==> inputs of job 9863 <==
==> flow/design.v <==
module APB_master(input Transfer,               
                  input Wr_Rd,                  
                  input [4:0] Address,          
                  input [31:0] write_data,      
                  output reg [31:0] read_data,  
                  input PCLK,                   
                  input PRESETn,                
                  input PREADY,                 
                  input [31:0] PRDATA,          
                  input PSLVERR,                
                  output [4:0] PADDR,           
                  output PSELx,                 
                  output PENABLE,               
                  output PWRITE,                
                  output [31:0] PWDATA);        
    parameter IDLE = 2'b00, SETUP = 2'b01, ACCESS = 2'b10;
    (* fsm_encoding = "none" *) reg [1:0] ps;
    reg [1:0] ns;
    reg [4:0]  paddr_q;
    reg        pwrite_q;
    reg [31:0] pwdata_q;
    wire setup_open = PRESETn && Transfer && (ps == SETUP);
    always @(posedge PCLK) begin
        if (!PRESETn)
            ps <= IDLE;
        else
            ps <= ns;
    end
    always @(*) begin
        if (!PRESETn  || !Transfer)
            ns = IDLE;
        else
        begin
            case (ps)
                IDLE:    ns = SETUP;
                SETUP:   ns = PSLVERR ? IDLE : ACCESS;
                ACCESS:  ns = PSLVERR ? IDLE : (PREADY ? SETUP : ACCESS);
                default: ns = IDLE;
            endcase
        end
    end
    assign PSELx   = (ps == SETUP) || (ps == ACCESS);
    assign PENABLE = (ps == ACCESS);
    always @(posedge PCLK) begin
        if (setup_open) begin
            paddr_q  <= Address;
            pwrite_q <= Wr_Rd;
            if (Wr_Rd)
                pwdata_q <= write_data;
        end
    end
    assign PADDR  = setup_open ? Address : paddr_q;
    assign PWRITE = setup_open ? Wr_Rd   : pwrite_q;
    assign PWDATA = (setup_open && Wr_Rd) ? write_data : pwdata_q;
    always @(posedge PCLK) begin
        if (PRESETn && PSELx && PENABLE && PREADY && !PSLVERR && !PWRITE)
            read_data <= PRDATA;
    end
endmodule
module APB_slave(input PCLK,                
                 input PRESETn,             
                 input [4:0] PADDR,         
                 input PSELx,               
                 input PENABLE,             
                 input PWRITE,              
                 input [31:0]PWDATA,        
                 output PREADY,             
                 output [31:0] PRDATA,      
                 output PSLVERR);           
    reg [31:0] mem [0:31];  
    assign PREADY  = PRESETn && PSELx && PENABLE;
    assign PSLVERR = 1'b0;
    always @(posedge PCLK) begin
        if (PRESETn && PSELx && PENABLE && PWRITE)
            mem[PADDR] <= PWDATA;
    end
    assign PRDATA = mem[PADDR];
endmodule
module APB_top(input PCLK,
               input PRESETn,
               input Transfer,
               input Wr_Rd,
               input [4:0] Address,
               input [31:0] write_data,
               output [31:0] read_data);
    wire [4:0] PADDR;
    wire [31:0] PWDATA,PRDATA;
    wire PSELx,PENABLE,PWRITE,PREADY,PSLVERR;
    APB_master Design_master(Transfer,Wr_Rd,Address,write_data,read_data,PCLK,PRESETn,PREADY,PRDATA,PSLVERR,PADDR,PSELx,PENABLE,PWRITE,PWDATA);
    APB_slave Design_slave(PCLK,PRESETn,PADDR,PSELx,PENABLE,PWRITE,PWDATA,PREADY,PRDATA,PSLVERR);
endmodule
==> flow/run.sh <==
#!/bin/bash
# the make line also repeats each setting of config.mk as NAME=value (left out here)
make -C /OpenROAD-flow-scripts/flow DESIGN_CONFIG=/design/flow/config.mk WORK_HOME=/design/flow/orfs CLKGATE_MAP_FILE= finish
==> flow/config.mk <==
export PLATFORM = sky130hd
export DESIGN_NAME = APB_top
export DESIGN_NICKNAME = APB_top
export VERILOG_FILES = /design/flow/design.v
export SDC_FILE = /design/flow/constraint.sdc
export NUM_CORES = 4
export LEC_CHECK = 0
export CAP_MARGIN = 20
export CORE_MARGIN = 2
export CORE_UTILIZATION = 66
export PLACE_DENSITY_LB_ADDON = 0.01
export SETUP_SLACK_MARGIN = 0.69
export SLEW_MARGIN = 20
==> flow/constraint.sdc <==
create_clock -name core_clock -period 2.38 [get_ports {PCLK}]
set_input_delay 0.4760 -clock core_clock [delete_from_list [all_inputs] [get_ports {PCLK}]]
set_output_delay 0.4760 -clock core_clock [all_outputs]
set_load 0.01 [all_outputs]
==> inputs of job 7126, as changes to job 9863 <==
ABC_AREA = 1   (was not set)
CORE_UTILIZATION = 72   (was 66)
CTS_CLUSTER_SIZE = 72   (was not set)
PLACE_DENSITY = 0.65   (was not set)
PLACE_DENSITY_LB_ADDON = not set   (was 0.01)
SETUP_SLACK_MARGIN = 0.14   (was 0.69)
==> flow/constraint.sdc (replaced) <==
create_clock -name core_clock -period 2.19 [get_ports {PCLK}]
set_input_delay 0.4380 -clock core_clock [delete_from_list [all_inputs] [get_ports {PCLK}]]
set_output_delay 0.4380 -clock core_clock [all_outputs]
set_load 0.01 [all_outputs]
==> qor summary <==
metric                                                                                              job 9863                           job 7126
IR drop worst, VDD                                                                               0.0007237 V                         0.001307 V
Detailed-routed wire length on met3                                                                 22780 um                           27520 um
Placed instance count                                                                                   3375                               5318
Tot Pwr                                                                                             47.70 mW                           51.72 mW
Maximum net fanout on the critical path                                                                   17                                 22
Std-Cell Core Area                                                                                62740 um^2                         62850 um^2
Sequential portion of the cell area                                                                   60.60%                             58.22%
Outcome                                                                           complete, but fails checks         complete, but fails checks
Violated checks                                                                                 setup timing                       setup timing
Switching Share                                                                                       26.95%                             29.02%
Fraction of standard cell area in multi-input logic                                                   16.72%                             21.76%
Tally of OpenROAD warnings                                                                                30                                 33
Ys cells                                                                                                2338                               4311
Critical path destination                                              Design_master.read_data[24]$_DFFE_PP_  Design_slave.mem[4][20]$_DFFE_PP_
Hold path start                                                                               write_data[24]                     write_data[15]
Filler cells                                                                                            2419                               2492
Combinational group share of total power                                                               20.4%                              20.8%
Count of buffering cells on the critical path with inverters included                                      6                                  8
Inverters excl. clock                                                                                      7                                 23
GRT met3 Usage                                                                                        9.539%                             11.97%
Detailed-routed wire length on met2                                                                 64880 um                           69880 um
Resized cells post-CTS                                                                                   144                                 54
Sequential share of power                                                                              44.4%                              44.5%
Synth unique cells                                                                                        24                                 20
Area fraction in mux cells                                                                            8.732%                                 0%
Setup slack after placement                                                                       -0.8604 ns                         -0.9445 ns
Non-Filler Cell Area, Final                                                                       54180 um^2                         56390 um^2
Power figures rest on the tool's default switching activity, not on a simulated workload.
